==> flow/design.v (excerpt) <==
module busBridge3
  (i_CLK,
   i_rst,
   i_dataRx,
   i_strobeRx,
   o_dataTx,
   i_strobeTx,
   i_strobeSync,
   o_busAddr,
   o_busData,
   i_busData,
   o_busWe,
   o_busRe,
   i_busAck  
   );
Size: ~240 flip-flops, ~13,000 um^2 of cells after synthesis.
clock: 5.0 ns
lec_check: 0
abc_area: 1
cap_margin: 20
core_margin: 8
core_utilization: 25
gpl_timing_driven: 0
hold_slack_margin: 0.06
place_density_lb_addon: 0.1
slew_margin: 20
tns_end_percent: 20
run.sh (not shown) runs the stock make flow with config.mk's settings and CLKGATE_MAP_FILE=.
The first run finished with timing, DRC and antenna clean.
==> next run, changes <==
ABC_AREA = unset   (was 1)
CORE_MARGIN = 2   (was 8)
CORE_UTILIZATION = 72   (was 25)
CTS_CLUSTER_SIZE = 37   (was unset)
GPL_TIMING_DRIVEN = unset   (was 0)
HOLD_SLACK_MARGIN = unset   (was 0.06)
PLACE_DENSITY_LB_ADDON = unset   (was 0.1)
TNS_END_PERCENT = unset   (was 20)
clock period = 3.47 ns   (was 5.0 ns; I/O delays follow)
The new run produced a layout that fails on negative setup slack.
Non-clock buffer count fell by 5.
Final cell count fell by 28%.
Power rose by 54%.
Flip-flop count stays the same.
Die area fell by 68%.
Hold slack gets better by 0.039 ns.
Critical path depth fell by 8.
Count of clock-buffer cells in the layout fell by 6.
Routed wire length fell by 20%.
Register-to-register slack gets worse by 0.59 ns.

========
busBridge3 again, from the RTL that the note above started with.
export LEC_CHECK = 0
export CAP_MARGIN = 20
export CORE_MARGIN = 2
export CORE_UTILIZATION = 71
export CTS_CLUSTER_SIZE = 73
export PLACE_DENSITY_LB_ADDON = 0.01
export SETUP_SLACK_MARGIN = -0.16
export SLEW_MARGIN = 20
create_clock -name core_clock -period 1.63 [get_ports {i_CLK}]
The starting point failed in 3_5_place_dp (DPL-0033).
Rerun with:
- CAP_MARGIN: 20 -> 15
- CORE_UTILIZATION: 71 -> 72
- CTS_CLUSTER_SIZE: 73 -> 37
- HOLD_SLACK_MARGIN: unset -> -0.08
- PLACE_DENSITY_LB_ADDON: 0.01 -> 0.25
- SETUP_SLACK_MARGIN: -0.16 -> 0.97
- clock period: 1.63 -> 3.33 ns (I/O delays scaled with it)
After rerunning:
- Now the flow aborted during 5_1_grt, error GRT-0232
- synthesized area does not change
- synthesized cell count is unchanged
- die size goes down by 1.3%
Rerun with:
- CAP_MARGIN: 15 -> 20
- CORE_UTILIZATION: 72 -> 45
- CTS_CLUSTER_SIZE: 37 -> unset
- HOLD_SLACK_MARGIN: -0.08 -> unset
- PLACE_DENSITY_LB_ADDON: 0.25 -> unset
- SETUP_SLACK_MARGIN: 0.97 -> unset
- clock period: 3.33 -> 4.75 ns (I/O delays scaled with it)
Outcome: With this change the flow finished with timing, DRC and antenna clean. Die size rises by 58%. Area after synthesis is unchanged. Synthesized cell count stays the same.
Rerun with:
- ABC_AREA: unset -> 0
- CORE_ASPECT_RATIO: unset -> 0.61
- CORE_UTILIZATION: 45 -> 61
- CTS_CLUSTER_DIAMETER: unset -> 43
- MAX_ROUTING_LAYER: unset -> met4
- SETUP_SLACK_MARGIN: unset -> 0.71
- TNS_END_PERCENT: unset -> 5
- clock period: 4.75 -> 7.25 ns (I/O delays scaled with it)
Global-route usage rises by 10 points.
Wire length rises by 0.62%.
Clock-buffer cell count falls by 4.
Sequential power falls by 33%.
Via count rises by 3.1%.
Area after synthesis is unchanged.
Setup slack improves by 1.9 ns.
Power falls by 33%.
Worst hold slack improves by 0.011 ns.
First-iteration DRC count rises by 100%.
Rerun with:
- ABC_AREA: 0 -> unset
- CAP_MARGIN: 20 -> 40
- CORE_ASPECT_RATIO: 0.61 -> unset
- CORE_UTILIZATION: 61 -> 72
- CTS_CLUSTER_DIAMETER: 43 -> 26
- CTS_CLUSTER_SIZE: unset -> 30
- HOLD_SLACK_MARGIN: unset -> -0.06
- MAX_ROUTING_LAYER: met4 -> unset
- SETUP_SLACK_MARGIN: 0.71 -> unset
- TNS_END_PERCENT: 5 -> unset
- clock period: 7.25 -> 3.27 ns (I/O delays scaled with it)
Now the flow died in 4_1_cts (DPL-0033).
Synthesized cell count does not change.
Die size decreases by about 15%.
Area after synthesis is unchanged.
Rerun with:
- CAP_MARGIN: 40 -> 20
- CORE_UTILIZATION: 72 -> 65
- CTS_CLUSTER_DIAMETER: 26 -> unset
- CTS_CLUSTER_SIZE: 30 -> unset
- HOLD_SLACK_MARGIN: -0.06 -> unset
- SETUP_SLACK_MARGIN: unset -> 0.23
- clock period: 3.27 -> 1.87 ns (I/O delays scaled with it)
Result: The new run ended with an error in 4_1_cts on DPL-0038. Die size increases by about 10%. Synthesized cell count does not change. Area after synthesis stays the same.

========
== main ==
The RTL this note starts from:
==> flow/design.v <==
`default_nettype none
module busBridge3
  (i_CLK,
   i_rst,
   i_dataRx,
   i_strobeRx,
   o_dataTx,
   i_strobeTx,
   i_strobeSync,
   o_busAddr,
   o_busData,
   i_busData,
   o_busWe,
   o_busRe,
   i_busAck  
   );
   input wire   i_CLK;      
   input wire   i_rst;  
   input wire [7:0] i_dataRx;
   input wire 	    i_strobeRx;  
   output wire [7:0] o_dataTx;
   input wire 	     i_strobeTx;  
   input wire 	     i_strobeSync;
   output reg [31:0] o_busAddr;
   output reg [31:0] o_busData;
   input wire [31:0] i_busData;
   output reg 	     o_busWe;   
   output reg 	     o_busRe;
   input wire 	     i_busAck;
   localparam STROBE_TX_DELAY = 32'd2;  
   reg 		     pendingRead;
   reg [15:0] 	     readMargin;
   reg [15:0] 	     readMarginMin;
   reg [31:0] 	     shiftIn;
   wire [31:0] 	     nextShiftIn = {i_dataRx, shiftIn[31:8]};
   reg [31:0] 	     shiftOut;
   wire [31:0] 	     nextShiftOut = {8'd0, shiftOut[31:8]};
   assign o_dataTx = shiftOut[7:0];
   localparam STATE_IDLE = 8'd0;
   localparam STATE_ADDRINC = 8'd1;
   localparam STATE_WORDWIDTH = 8'd2;
   localparam STATE_NWORDS = 8'd3;
   localparam STATE_ADDRWRITE = 8'd4;
   localparam STATE_WRITE = 8'd5;
   localparam STATE_ADDRREAD = 8'd6;
   localparam STATE_READ = 8'd7;
   localparam STATE_MARGIN = 8'd8;
   reg [1:0] 	     nRemMinusOne;
   reg [7:0] 	     state;
   reg [31:0] 	     addr;
   reg [7:0] 	     config_addrInc;
   reg [1:0] 	     config_wordwidthMinusOne;
   reg [15:0] 	     config_nWordsMinusOne;
   reg [15:0] 	     countNWords;
   task doRead(input [31:0] newAddr, input[15:0] paramCountMinusOne);
      begin
	 o_busRe <= 1'b1;
	 o_busAddr <= newAddr;
	 pendingRead <= 1'b1;
	 addr <= newAddr + {24'd0, config_addrInc};
	 readMargin <= 16'd0;	 
	 if (paramCountMinusOne == 16'd0) begin
	    state <= STATE_IDLE;
	    nRemMinusOne <= 2'd0;		 
	    countNWords <= 16'dx;		 
	 end else begin
	    countNWords <= paramCountMinusOne - 16'd1;
	    state <= STATE_READ;
	    nRemMinusOne <= config_wordwidthMinusOne;		 
	 end
      end
   endtask   
   always @(posedge i_CLK) begin
      o_busWe <= 1'b0;
      o_busRe <= 1'b0;      
      o_busAddr <= 32'bx;      
      o_busData <= 32'bx;      
      readMargin <= (readMargin == 16'hFFFF) ? readMargin : readMargin + 16'd1;
      if (i_strobeTx) begin
	 shiftOut 	<= nextShiftOut;
	 if (pendingRead)
	   readMarginMin <= 16'd0;  
	 else
	   readMarginMin <= readMargin < readMarginMin ? readMargin : readMarginMin;  
      end
      if (i_busAck & pendingRead) begin
	 shiftOut <= i_busData;
	 pendingRead <= 1'b0;
	 readMargin <= 16'd0;
      end
      if (i_strobeRx) begin
	 shiftIn <= nextShiftIn;
	 nRemMinusOne <= nRemMinusOne - 2'd1;
	 if (nRemMinusOne == 2'd0) begin
	    case (state)
	      STATE_IDLE: begin
		 case (i_dataRx)
		   STATE_ADDRWRITE: begin
		      state <= i_dataRx; 
		      nRemMinusOne <= 2'd3;
		   end
		   STATE_WRITE: begin
		      state <= i_dataRx;
		      countNWords <= config_nWordsMinusOne;
		      nRemMinusOne <= config_wordwidthMinusOne;      
		   end
		   STATE_ADDRREAD: begin
		      state <= i_dataRx; 
		      nRemMinusOne <= 2'd3;
		   end
		   STATE_ADDRINC: begin
		      state <= i_dataRx; 
		      nRemMinusOne <= 2'd0;
		   end
		   STATE_WORDWIDTH: begin 
		      state <= i_dataRx; 
		      nRemMinusOne <= 2'd0;
		   end
		   STATE_NWORDS: begin 
		      state <= i_dataRx; 
		      nRemMinusOne <= 2'd1;
		   end
		   STATE_READ: begin
		      doRead(addr, config_nWordsMinusOne);
		   end
		   STATE_MARGIN: begin
		      state <= i_dataRx; 
		      nRemMinusOne <= 2'd0;
		      if (pendingRead) begin
			 shiftOut <= 16'd0;
			 pendingRead <= 1'b0;
		      end else begin
			 shiftOut <= (readMarginMin < STROBE_TX_DELAY) ? 32'd0 : readMarginMin - STROBE_TX_DELAY;
		      end
		      readMarginMin <= 16'hFFFF;
		   end
		   default: begin 
		      state <= STATE_IDLE;
		      nRemMinusOne <= 2'd0;
		   end
		 endcase
	      end
	      STATE_ADDRWRITE: begin 
		 addr <= nextShiftIn;
		 state <= STATE_WRITE;
		 countNWords <= config_nWordsMinusOne;
		 nRemMinusOne <= config_wordwidthMinusOne;      
	      end
	      STATE_ADDRREAD: begin
		 doRead(nextShiftIn, config_nWordsMinusOne);
	      end
	      STATE_ADDRINC: begin 
		 config_addrInc <= nextShiftIn[31:24];
		 state <= STATE_IDLE;
		 nRemMinusOne <= 2'd0;
	      end
	      STATE_WORDWIDTH: begin
		 config_wordwidthMinusOne <= nextShiftIn[31:24];
		 state <= STATE_IDLE;
		 nRemMinusOne <= 2'd0;
	      end
	      STATE_NWORDS: begin
		 config_nWordsMinusOne <= nextShiftIn[31:16];
		 state <= STATE_IDLE;
		 nRemMinusOne <= 2'd0;
	      end
	      STATE_WRITE: begin
		 o_busWe <= 1'b1;
		 o_busAddr <= addr;		 
		 case (config_wordwidthMinusOne)
		   2'd0: o_busData <= {24'd0, nextShiftIn[31:24]};		   
		   2'd1: o_busData <= {16'd0, nextShiftIn[31:16]};
		   2'd2: o_busData <= {8'd0, nextShiftIn[31:8]};
		   2'd3: o_busData <= nextShiftIn;
		 endcase
		 addr <= addr + {24'd0, config_addrInc};
		 if (countNWords == 16'd0) begin
		    state <= STATE_IDLE;
		    nRemMinusOne <= 2'd0;		 
		    countNWords <= 16'dx;		 
		 end else begin
		    countNWords <= countNWords - 16'd1;
		    nRemMinusOne <= config_wordwidthMinusOne;		 
		 end
	      end
	      STATE_READ: begin
		 doRead(addr, countNWords);
	      end
	      STATE_MARGIN: begin
		 state <= STATE_IDLE;
		 nRemMinusOne <= 2'd0;		 	      
	      end
	      default: begin
		 state <= STATE_IDLE;
		 nRemMinusOne <= 2'd0;		 	      
	      end
	    endcase
	 end  
      end  
      if (i_strobeSync) begin
	 state <= STATE_IDLE;
	 nRemMinusOne <= 2'd0;
	 pendingRead <= 1'b0;	 
      end
      if (i_rst) begin
	 o_busWe <= 1'b0;
	 o_busRe <= 1'b0;
	 o_busAddr <= 32'd0;
	 pendingRead <= 1'b0;
	 readMargin <= 16'hFFFF;
	 readMarginMin <= 16'hFFFF;
	 shiftIn <= 32'd0;
	 shiftOut <= 32'd0;
	 nRemMinusOne <= 2'd0;
	 state <= STATE_IDLE;
	 addr <= 32'd0;
	 config_addrInc <= 8'd1;
	 config_wordwidthMinusOne <= 2'd3;
	 config_nWordsMinusOne <= 16'd0;
	 countNWords <= 16'd0;
      end
   end   
endmodule
Settings: LEC_CHECK=0, CAP_MARGIN=15, CORE_MARGIN=2, CORE_UTILIZATION=72, CTS_CLUSTER_SIZE=37, HOLD_SLACK_MARGIN=-0.08, SETUP_SLACK_MARGIN=0.96, SLEW_MARGIN=20, TNS_END_PERCENT=5; clock period 3.33 ns.
FAIL main @ global routing (5_1_grt): tool exited with error
> inputs changed (main -> the feature branch)
# main
export LEC_CHECK = 0
export CAP_MARGIN = 15
export CORE_MARGIN = 2
export CORE_UTILIZATION = 72
export CTS_CLUSTER_SIZE = 37
export HOLD_SLACK_MARGIN = -0.08
export SETUP_SLACK_MARGIN = 0.96
export SLEW_MARGIN = 20
export TNS_END_PERCENT = 5
create_clock -name core_clock -period 3.33 [get_ports {i_CLK}]
# the feature branch
export LEC_CHECK = 0
export ABC_AREA = 0
export CAP_MARGIN = 20
export CORE_ASPECT_RATIO = 0.9
export CORE_MARGIN = 2
export CORE_UTILIZATION = 72
export CTS_CLUSTER_SIZE = 27
export HOLD_SLACK_MARGIN = -0.08
export MAX_ROUTING_LAYER = met4
export PLACE_DENSITY = 0.7
export SETUP_SLACK_MARGIN = 0.73
export SLEW_MARGIN = 20
export TNS_END_PERCENT = 80
create_clock -name core_clock -period 4.05 [get_ports {i_CLK}]
Notes after the runs:
- main and the feature branch: one clean run, the feature branch; the rest did not finish clean.
- main -> the feature branch: synthesized cell count delta 0, exact match
- Per the comparison of the feature branch with main, CTS sink count stayed essentially flat, area enclosed by the die boundary stayed essentially flat.

========
Setup of job 101:
RTL: the design.v shown in full above, as it stands there.
clock: 3.47 ns
lec_check: 0
cap_margin: 20
core_margin: 2
core_utilization: 72
cts_cluster_diameter: 27
cts_cluster_size: 37
setup_slack_margin: 0.52
slew_margin: 20
Flow for job 101 halted at global routing (5_1_grt), error code GRT-0232.
Changes in job 102 relative to job 101:
- removing SETUP_SLACK_MARGIN (formerly 0.52)
- removing CTS_CLUSTER_DIAMETER (formerly 27)
- changing CORE_UTILIZATION from 72 to 57
- removing CTS_CLUSTER_SIZE (formerly 37)
- changing the clock period (ns, I/O delays scaled along) from 3.47 to 2.84
### Flow results
- Taking job 102 over job 101, the routability-driven placement congestion ratio ratio works out to 0.933.
- [flow] job 102 | stages: complete | final checks: fail | reason: setup timing
- Die size ended up 26% higher on job 102 than on job 101.
- Number of core rows | job 102 above job 101
--- input diff job 102..job 103 ---
- swapping 57 for 72 in CORE_UTILIZATION
- putting PLACE_DENSITY at 0.95 where nothing was set
- putting CTS_CLUSTER_SIZE at 37 where nothing was set
- swapping 2.84 for 3.47 in the clock period (ns, I/O delays scaled along)
## What came out
Combined area of all synthesized cells came out exactly the same in job 102 and job 103. Die width is lower on job 103. Between job 102 and job 103, the flow reports floorplan die height decreasing by more than 10%. Comparing final estimated routing congestion in global placement for job 102 and job 103, the bigger number came from job 103. Job 102 -> job 103: area figure in the yosys stat output delta 0, exact match. Job 102 -> job 103: count of state elements after synthesis delta 0, exact match. Job 103 did not run to completion, as it errored out during global routing (5_1_grt). Area enclosed by the die boundary sits lower in job 103 than in job 102. Job 103 — setup slack at placement 600 ps higher, job 102 as reference. As far as number of hold buffers added after cts is concerned, job 102 and job 103 perform about the same. Job 103 has half-perimeter wire length after detailed placement below what job 102 had. Area of the core region in job 103 vs job 102: down about 20%.
Setup changes, job 103 to job 104
- CORE_UTILIZATION changed from 72 to 40
- PLACE_DENSITY removed (was 0.95)
- CTS_CLUSTER_SIZE removed (was 37)
- the clock period (ns, I/O delays scaled along) changed from 3.47 to 4.75
Results
No stage failed in job 104, and the final checks on the layout all came back clean. Changes observed in job 104 relative to job 103: post-placement setup slack picked up an extra 480 ps; cell total after placement picked up an extra about 9%; number of different library cells in the post-synthesis netlist neither gained nor lost much; number of buffers created by CTS picked up an extra about 8%. Diff job 103 -> job 104: chip height increased by 33% relative to the old numbers, die footprint increased by 77% relative to the old numbers.

========
== job 9919 ==
// busBridge3: RTL as listed in full above, without the edits since
==> flow/config.mk <==
export PLATFORM = sky130hd
export DESIGN_NAME = busBridge3
export DESIGN_NICKNAME = busBridge3
export VERILOG_FILES = /design/flow/design.v
export SDC_FILE = /design/flow/constraint.sdc
export NUM_CORES = 4
export LEC_CHECK = 0
export CAP_MARGIN = 15
export CORE_MARGIN = 2
export CORE_UTILIZATION = 72
export CTS_CLUSTER_SIZE = 37
export HOLD_SLACK_MARGIN = -0.08
export PLACE_DENSITY_LB_ADDON = 0.25
export SETUP_SLACK_MARGIN = 0.96
export SLEW_MARGIN = 20
==> flow/constraint.sdc <==
create_clock -name core_clock -period 3.33 [get_ports {i_CLK}]
set_input_delay 0.6660 -clock core_clock [delete_from_list [all_inputs] [get_ports {i_CLK}]]
set_output_delay 0.6660 -clock core_clock [all_outputs]
set_load 0.01 [all_outputs]
Job 9919 is listed as incomplete: the tool reported an error in 5_1_grt and the run ended there.
Inputs modified between job 9919 and job 9873:
- changing SETUP_SLACK_MARGIN from 0.96 to 0.27
- removing PLACE_DENSITY_LB_ADDON (formerly 0.25)
Findings:
The flow for job 9873 finished, though final verification flagged setup timing. Job 9873 vs. job 9919: post-CTS setup repair buffer count saw a decrease; post-cts sizing count saw a decrease. Looking at job 9873 and job 9919, the instance count after placement with tap cells included is a wash. Reported for job 9873 and job 9919, core outline area turned out identical to the last digit. Reported for job 9873 and job 9919, synthesized cell count turned out identical to the last digit. Status: standard cell area after detailed placement parity (job 9919, job 9873).
What job 7237 does differently from job 9873 at the input level:
- HOLD_SLACK_MARGIN: -0.08 -> unset
- SETUP_SLACK_MARGIN: 0.27 -> unset
- GPL_TIMING_DRIVEN: unset -> 0
- CAP_MARGIN: 15 -> 20
- TNS_END_PERCENT: unset -> 5
- CORE_UTILIZATION: 72 -> 25
- CTS_CLUSTER_SIZE: 37 -> unset
- the clock period (ns, I/O delays scaled along): 3.33 -> 5.0
[summary]
Final checks on job 9873, whose flow otherwise completed, came back failing, citing setup timing. No stage failed in job 7237, and the final checks on the layout all came back clean. Job 9873 was routed with more vias than job 7237. Delta (job 7237 minus job 9873): post-placement setup slack now smaller, area fraction of clock buffers and clock inverters now larger, design area comparable, total power now smaller. Job 7237 ended up with met5 as its highest metal layer used by the detailed router; job 9873 ended up with met4. On number of violations reported at the end of detailed-routing iteration 0, job 7237 does better than job 9873.
[inputs] job 6885 vs job 7237
- PLACE_DENSITY_LB_ADDON: unset -> 0.1
- ABC_AREA: unset -> 1
- HOLD_SLACK_MARGIN: unset -> 0.21
- MIN_ROUTING_LAYER: unset -> met2
- SETUP_SLACK_MARGIN: unset -> 0.11
- CAP_MARGIN: 20 -> 15
- TNS_END_PERCENT: 5 -> 20
- MAX_ROUTING_LAYER: unset -> met4
- CELL_PAD_IN_SITES_GLOBAL_PLACEMENT: unset -> 1
[summary]
Status: adder-cell share of the synthesized area parity (job 7237, job 6885). Master of the slowest instance on the critical path = sky130_fd_sc_hd__dfxtp_1: job 6885; master of the slowest instance on the critical path = sky130_fd_sc_hd__or4_1: job 7237. Launch point of the worst path = state[3]: job 7237; launch point of the worst path = state[1]: job 6885. When job 6885 is set beside job 7237, its global-route usage turns out to be 17 points larger. Job 7237 -> job 6885: share of the final layout cell area in sequential cells flat. The run showing the greater fraction of cell area in non-clock buffers is job 7237.
Power is estimated from default activity; no workload was simulated.
